## execution_unit
module execution_unit (
input logic clk,
input logic rst_b,
input logic req,
input logic [2:0] req_id,
input logic req_type,
input logic [63:0] req_data1,
input logic [63:0] req_data2,
output logic fifo_full,
output logic rsp,
output logic [2:0] rsp_id,
output logic [63:0] rsp_data );
Size: ~1100 flip-flops, ~200 I/O pins, ~110000 sq um of cells after synthesis.
clock: 4.08 ns
lec_check: 0
abc_area: 0
cap_margin: 20
core_aspect_ratio: 0.71
core_margin: 2
core_utilization: 72
cts_cluster_size: 37
gpl_routability_driven: 1
max_routing_layer: met4
place_density_lb_addon: 0.02
setup_slack_margin: 1.19
slew_margin: 20
tns_end_percent: 5
run.sh (not shown) runs the stock make flow with config.mk's settings and CLKGATE_MAP_FILE=.
The first run produced a layout that fails on negative setup slack.
==> next run, changes <==
Settings changed: CORE_ASPECT_RATIO 0.71 to default, PLACE_DENSITY_LB_ADDON 0.02 to 0.01, SETUP_SLACK_MARGIN 1.19 to 2.07, TNS_END_PERCENT 5 to 55.
Clock period 4.08 ns to 7.27 ns, I/O delays scaled along.
Result: The new run completed and failed the layout checks on negative setup slack. Synthesized area does not change. Wire length drops by 17%. Die area is about the same. Critical path depth fell by 4. Design area went down by about 2%. Sequential cell count does not change. Fmax climbs by 6.8%.
==> next run, changes <==
Settings changed: ABC_AREA 0 to default, CTS_CLUSTER_SIZE 37 to 75, GPL_ROUTABILITY_DRIVEN 1 to default, HOLD_SLACK_MARGIN from default to 0.29, MAX_ROUTING_LAYER met4 to default, SETUP_SLACK_MARGIN 2.07 to 2.37, TNS_END_PERCENT 55 to default.
Clock period 7.27 ns to 7.95 ns, I/O delays scaled along.
Outcome:
- The new run finished but failed the layout checks on negative setup slack
- via count fell by 1.1%
- synthesized area stays the same
==> next run, changes <==
Settings changed: CORE_UTILIZATION 72 to 40, CTS_CLUSTER_SIZE 75 to default, HOLD_SLACK_MARGIN 0.29 to default, PLACE_DENSITY_LB_ADDON 0.01 to default, SETUP_SLACK_MARGIN 2.37 to default.
Clock period 7.95 ns to 9.79 ns, I/O delays scaled along.
The new run finished clean.
Utilization goes down by 38 points.
Wire length goes down slightly.
Global-route usage goes down by 20 points.
Hold slack degrades by 0.0064 ns.
Non-clock buffer count goes down by 468.
Register-to-register slack improves by 1.2 ns.
Via count goes down by a little under a tenth.
Sequential share of layout area goes up by 0.80 points.
Final area goes down by a few percent.

* * *

Starting RTL as in the previous note.
clock: 5.44 ns
lec_check: 0
abc_area: 0
cap_margin: 10
core_aspect_ratio: 0.72
core_margin: 2
core_utilization: 72
cts_cluster_size: 37
gpl_routability_driven: 1
max_routing_layer: met4
setup_slack_margin: 0.49
slew_margin: 20
tns_end_percent: 55
The starting point finished but fails on negative setup slack.
Next try:
- CAP_MARGIN: 10 -> 20
- CORE_ASPECT_RATIO: 0.72 -> 0.71
- SETUP_SLACK_MARGIN: 0.49 -> 0.61
- TNS_END_PERCENT: 55 -> 85
- clock period: 5.44 -> 7.27 ns (I/O delays scaled with it)
Outcome: The new run produced a layout that fails on negative setup slack. Synthesized area is unchanged. Wire length rises by 4.2%. Global-route usage rises by 1.6 points.
Next try:
- ABC_AREA: 0 -> unset
- CORE_ASPECT_RATIO: 0.71 -> unset
- CTS_CLUSTER_SIZE: 37 -> 75
- GPL_ROUTABILITY_DRIVEN: 1 -> unset
- MAX_ROUTING_LAYER: met4 -> unset
- PLACE_DENSITY_LB_ADDON: unset -> 0.01
- SETUP_SLACK_MARGIN: 0.61 -> 2.37
- TNS_END_PERCENT: 85 -> unset
- clock period: 7.27 -> 7.95 ns (I/O delays scaled with it)
Effect: The changed run completed and failed the layout checks on negative setup slack. Core utilization barely changes. Count of clock-buffer cells in the layout increases by 11. Non-clock buffer count drops by 55.
Next try:
- CORE_UTILIZATION: 72 -> 31
- CTS_CLUSTER_SIZE: 75 -> unset
- PLACE_DENSITY_LB_ADDON: 0.01 -> unset
- SETUP_SLACK_MARGIN: 2.37 -> unset
- clock period: 7.95 -> 9.79 ns (I/O delays scaled with it)
The changed run finished clean.
Final area goes down by 2.4%.
Area after synthesis is unchanged.
Wire length goes down by 2.2%.
Via count goes down by 8.1%.
Register-to-register slack gains 1.3 ns.
Next try:
- ABC_AREA: unset -> 0
- CAP_MARGIN: 20 -> 10
- CORE_UTILIZATION: 31 -> 72
- CTS_CLUSTER_SIZE: unset -> 37
- GPL_ROUTABILITY_DRIVEN: unset -> 1
- MAX_ROUTING_LAYER: unset -> met4
- PLACE_DENSITY: unset -> 0.95
- SETUP_SLACK_MARGIN: unset -> 0.49
- TNS_END_PERCENT: unset -> 55
- clock period: 9.79 -> 5.54 ns (I/O delays scaled with it)
Effect:
- This time the run failed in global routing (GRT-0116)
- die size went down by well over a third
- synthesized area does not change
- synthesized cell count is unchanged

* * *

== job 101 ==
The RTL this note starts from:
==> flow/design.v <==
typedef struct packed { logic req; logic [2:0] req_id; logic req_type; logic [63:0] req_data1; logic [63:0] req_data2;} req_pkt_type;
typedef struct packed { logic rsp; logic [2:0] rsp_id; logic [63:0] rsp_data;} rsp_pkt_type;
module execution_unit (
input logic clk,
input logic rst_b,
input logic req,
input logic [2:0] req_id,
input logic req_type,
input logic [63:0] req_data1,
input logic [63:0] req_data2,
output logic fifo_full,
output logic rsp,
output logic [2:0] rsp_id,
output logic [63:0] rsp_data );
req_pkt_type input_req;
rsp_pkt_type output_rsp;
assign input_req = {req, req_id, req_type, req_data1, req_data2};
assign rsp = output_rsp.rsp;
assign rsp_id = output_rsp.rsp_id;
assign rsp_data = output_rsp.rsp_data;
logic write_in, read;
req_pkt_type output_req;
logic mul_req, mul_rsp, mul_grant, mul_free;
logic [2:0] mul_req_id, mul_rsp_id;
logic [63:0] mul_rsp_data;
logic add_req, add_rsp, add_grant, add_free;
logic [2:0] add_req_id, add_rsp_id;
logic [63:0] add_rsp_data;
logic [1:0] rr_req;
logic [1:0] rr_grant;
assign write_in = input_req.req;
inp_fifo i_inp_fifo(.clk(clk), .rst_b(rst_b), .write_in(write_in), .read(read), .input_req(input_req), .output_req(output_req), .fifo_full(fifo_full));
assign read = output_req.req && (mul_req || add_req);
assign mul_req = output_req.req && (output_req.req_type == 1'b1) && mul_free;
mul i_mul (
.clk(clk), .rst_b(rst_b), 
.mul_req(mul_req),
.mul_req_id(output_req.req_id),
.mul_data1(output_req.req_data1),
.mul_data2(output_req.req_data2),
.grant(mul_grant),
.mul_rsp(mul_rsp),
.mul_rsp_id(mul_rsp_id),
.mul_rsp_data(mul_rsp_data),
.mul_free(mul_free)
);
assign add_req = output_req.req && (output_req.req_type == 1'b0) && add_free;
add i_add (
.clk(clk), .rst_b(rst_b), 
.add_req(add_req),
.add_req_id(output_req.req_id),
.add_data1(output_req.req_data1),
.add_data2(output_req.req_data2),
.grant(add_grant),
.add_rsp(add_rsp),
.add_rsp_id(add_rsp_id),
.add_rsp_data(add_rsp_data),
.add_free(add_free)
);
assign rr_req = {mul_rsp, add_rsp};
assign mul_grant = rr_grant[1];
assign add_grant = rr_grant[0];
assign rr_grant = {rr_req[1], rr_req[0] & ~rr_req[1]};
assign output_rsp.rsp = |rr_grant;
assign output_rsp.rsp_id = rr_grant[1] ? mul_rsp_id : rr_grant[0] ? add_rsp_id : '0;
assign output_rsp.rsp_data = rr_grant[1] ? mul_rsp_data : rr_grant[0] ? add_rsp_data : '0;
endmodule
module inp_fifo #(parameter DEPTH = 4, PTR_WIDTH = $clog2(DEPTH))
(
   input  logic   clk,
   input  logic   rst_b,
   input logic    write_in, 
   input logic    read, 
   input req_pkt_type input_req,  
   output req_pkt_type output_req,  
   output logic fifo_full   
);
logic fifo_empty;
logic [DEPTH-1:0][132:0] fifo_mem;  
logic [PTR_WIDTH-1 : 0] rd_ptr;
logic [PTR_WIDTH-1 : 0] wr_ptr;
logic [PTR_WIDTH : 0] count;
always_ff @(posedge clk or negedge rst_b)
begin
   if(~rst_b) begin
      wr_ptr     <= '0;       
      rd_ptr     <= '0;      
      count <= '0;
      fifo_mem <= '0;
   end else begin
   if(read) begin
         rd_ptr <= rd_ptr + 1'b1;                          
   end  
   if(write_in) begin
         fifo_mem[wr_ptr] <= input_req;              
         wr_ptr <= wr_ptr + 1'b1;           
   end
   if(read && !write_in) begin
	  count <= count - 1;
   end   
   else if(write_in && !read) begin
	  count <= count + 1;
   end   
   end
end   
assign output_req = !fifo_empty ? fifo_mem[rd_ptr] : '0;
assign fifo_empty = (count == 0) ? 1'b1 : 1'b0;                            
assign fifo_full = (count == DEPTH) ? 1'b1 : 1'b0;
endmodule
module add (
    input logic clk,
	input logic rst_b,
    input logic add_req,
	input logic [2:0] add_req_id,
	input logic [63:0] add_data1,
	input logic [63:0] add_data2,
	input logic grant,
	output logic add_rsp,
	output logic [2:0] add_rsp_id,
	output logic [63:0] add_rsp_data,
	output logic add_free
);
logic add_req_q;
logic [2:0] add_req_id_q;
logic [63:0] add_data1_q, add_data2_q;
logic add_rsp_prev;
logic [2:0] add_rsp_id_prev;
logic [64:0] add_rsp_data_prev;
always_ff @(posedge clk or negedge rst_b) begin
    if(!rst_b) begin
	    add_free <= 1'b1;
		add_rsp <= '0;
		add_rsp_id <= '0;
		add_rsp_data <= '0;
		add_rsp_prev <= '0;
		add_req_q <= '0;
	end else 
	begin
	    if(add_req) add_free <= 1'b0;
	    add_req_q <= add_req;
		add_req_id_q <= add_req_id;
		add_data1_q <= add_data1;
		add_data2_q <= add_data2;
		add_rsp_prev <= add_req_q;
		add_rsp_id_prev <= add_req_id_q;
		add_rsp_data_prev <= (add_data1_q + add_data2_q);
		if(grant) begin
		    add_free <= 1'b1;
			add_rsp <= 0;
			add_rsp_id <= '0;
			add_rsp_data <= '0;
		end else begin
			if(add_rsp_prev) begin
				add_rsp <= 1'b1;
				add_rsp_id <= add_rsp_id_prev;
				add_rsp_data <= add_rsp_data_prev[63:0];
			end
		end	
    end
end
endmodule
module mul (
    input logic clk,
	input logic rst_b,
    input logic mul_req,
	input logic [2:0] mul_req_id,
	input logic [63:0] mul_data1,
	input logic [63:0] mul_data2,
	input logic grant,
	output logic mul_rsp,
	output logic [2:0] mul_rsp_id,
	output logic [63:0] mul_rsp_data,
	output logic mul_free
);
logic mul_req_q;
logic [2:0] mul_req_id_q;
logic [63:0] mul_data1_q, mul_data2_q;
logic mul_req_q2;
logic [2:0] mul_req_id_q2;
logic [63:0] mul_data1_q2, mul_data2_q2;
logic mul_rsp_prev;
logic [2:0] mul_rsp_id_prev;
logic [128:0] mul_rsp_data_prev;
always_ff @(posedge clk or negedge rst_b) begin
    if(!rst_b) begin
	    mul_free <= 1'b1;
		mul_req_q <= '0;
		mul_req_q2 <= '0;
		mul_rsp <= '0;
		mul_rsp_id <= '0;
		mul_rsp_data <= '0;
		mul_rsp_prev <= '0;
	end else begin
	    if(mul_req) mul_free <= 1'b0;
	    mul_req_q <= mul_req;
		mul_req_id_q <= mul_req_id;
		mul_data1_q <= mul_data1;
		mul_data2_q <= mul_data2;
		mul_req_q2 <= mul_req_q;
		mul_req_id_q2 <= mul_req_id_q;
		mul_data1_q2 <= mul_data1_q;
		mul_data2_q2 <= mul_data2_q;
		mul_rsp_prev <= mul_req_q2;
		mul_rsp_id_prev <= mul_req_id_q2;
		mul_rsp_data_prev <= (mul_data1_q2 * mul_data2_q2);
		if(grant) begin
		    mul_free <= 1'b1;
			mul_rsp <= 0;
			mul_rsp_id <= '0;
			mul_rsp_data <= '0;
		end else begin
			if(mul_rsp_prev) begin
				mul_rsp <= 1'b1;
				mul_rsp_id <= mul_rsp_id_prev;
				mul_rsp_data <= mul_rsp_data_prev[63:0];
			end
		end	
    end
end
endmodule
make LEC_CHECK=0 ABC_AREA=1 CAP_MARGIN=30 CELL_PAD_IN_SITES_DETAIL_PLACEMENT=1 CELL_PAD_IN_SITES_GLOBAL_PLACEMENT=2 CORE_ASPECT_RATIO=0.99 CORE_MARGIN=2 CORE_UTILIZATION=40 GPL_TIMING_DRIVEN=0 MAX_ROUTING_LAYER=met4 MIN_ROUTING_LAYER=met2 SETUP_SLACK_MARGIN=2.93 SLEW_MARGIN=15 finish   # period 10.0 ns
Job 101 did not finish; a tool error ended it in global routing.
Setup changes, job 101 to job 102
# job 101
export LEC_CHECK = 0
export ABC_AREA = 1
export CAP_MARGIN = 30
export CELL_PAD_IN_SITES_DETAIL_PLACEMENT = 1
export CELL_PAD_IN_SITES_GLOBAL_PLACEMENT = 2
export CORE_ASPECT_RATIO = 0.99
export CORE_MARGIN = 2
export CORE_UTILIZATION = 40
export GPL_TIMING_DRIVEN = 0
export MAX_ROUTING_LAYER = met4
export MIN_ROUTING_LAYER = met2
export SETUP_SLACK_MARGIN = 2.93
export SLEW_MARGIN = 15
create_clock -name core_clock -period 10.0 [get_ports {clk}]
# job 102
export LEC_CHECK = 0
export CAP_MARGIN = 20
export CORE_MARGIN = 2
export CORE_UTILIZATION = 40
export SLEW_MARGIN = 20
create_clock -name core_clock -period 10.0 [get_ports {clk}]
==> comparison <==
- Having completed the whole flow, job 102 delivered a layout that passed the timing, design-rule and antenna checks.
- Between job 101 and job 102, count of unique library cells instantiated by Yosys increased.
- [compare] base=job 101 new=job 102: placed cell area now smaller, total CTS buffers now smaller.
Edits applied to the flow inputs when going from job 102 to job 103:
# job 102
export LEC_CHECK = 0
export CAP_MARGIN = 20
export CORE_MARGIN = 2
export CORE_UTILIZATION = 40
export SLEW_MARGIN = 20
create_clock -name core_clock -period 10.0 [get_ports {clk}]
# job 103
export LEC_CHECK = 0
export CAP_MARGIN = 20
export CORE_MARGIN = 2
export CORE_UTILIZATION = 72
export CTS_CLUSTER_SIZE = 77
export SLEW_MARGIN = 20
create_clock -name core_clock -period 7.97 [get_ports {clk}]
Notes after the runs:
CTS clock-pin slew for the worst setup and hold paths, job 102 and job 103: larger value in job 103. What the final checks of job 103 revealed, after a flow that finished every stage, was a layout that fails on negative setup slack. For job 103, the last element of the critical path was i_mul.mul_rsp_data_prev[53], unlike job 102, where it was i_mul.mul_rsp_data_prev[60]. Job 103 against job 102; wire length of the first global-routing pass is down slightly. Summary of job 103 over job 102: placed instance count shows a reduction of 8.7%, final weighted congestion in routability-driven placement shows an increase of 3.2%, worst setup slack shows a reduction of 1.26 ns.
--- input diff job 103..job 104 ---
# job 103
export LEC_CHECK = 0
export CAP_MARGIN = 20
export CORE_MARGIN = 2
export CORE_UTILIZATION = 72
export CTS_CLUSTER_SIZE = 77
export SLEW_MARGIN = 20
create_clock -name core_clock -period 7.97 [get_ports {clk}]
# job 104
export LEC_CHECK = 0
export CAP_MARGIN = 20
export CORE_MARGIN = 2
export CORE_UTILIZATION = 57
export SLEW_MARGIN = 20
create_clock -name core_clock -period 5.44 [get_ports {clk}]
--- outcome ---
- Status job 104: flow complete, layout not clean - negative setup slack
- Between job 104 and job 103, routed wire length is lower for job 103, job 104 comes in above that.
- Taking job 103 as the reference point, the wire length of the first global-routing pass of job 104 rises by 2.2 mm.
- Diff job 104..job 103 | area figure in the yosys stat output | unchanged
- The higher worst relative slew slack came out of job 104.
- Looking at synthesis-to-finish area growth, job 104 sits above job 103.
- Maximum single-stage delay on the critical path, job 104 and job 103, lower one = job 103.
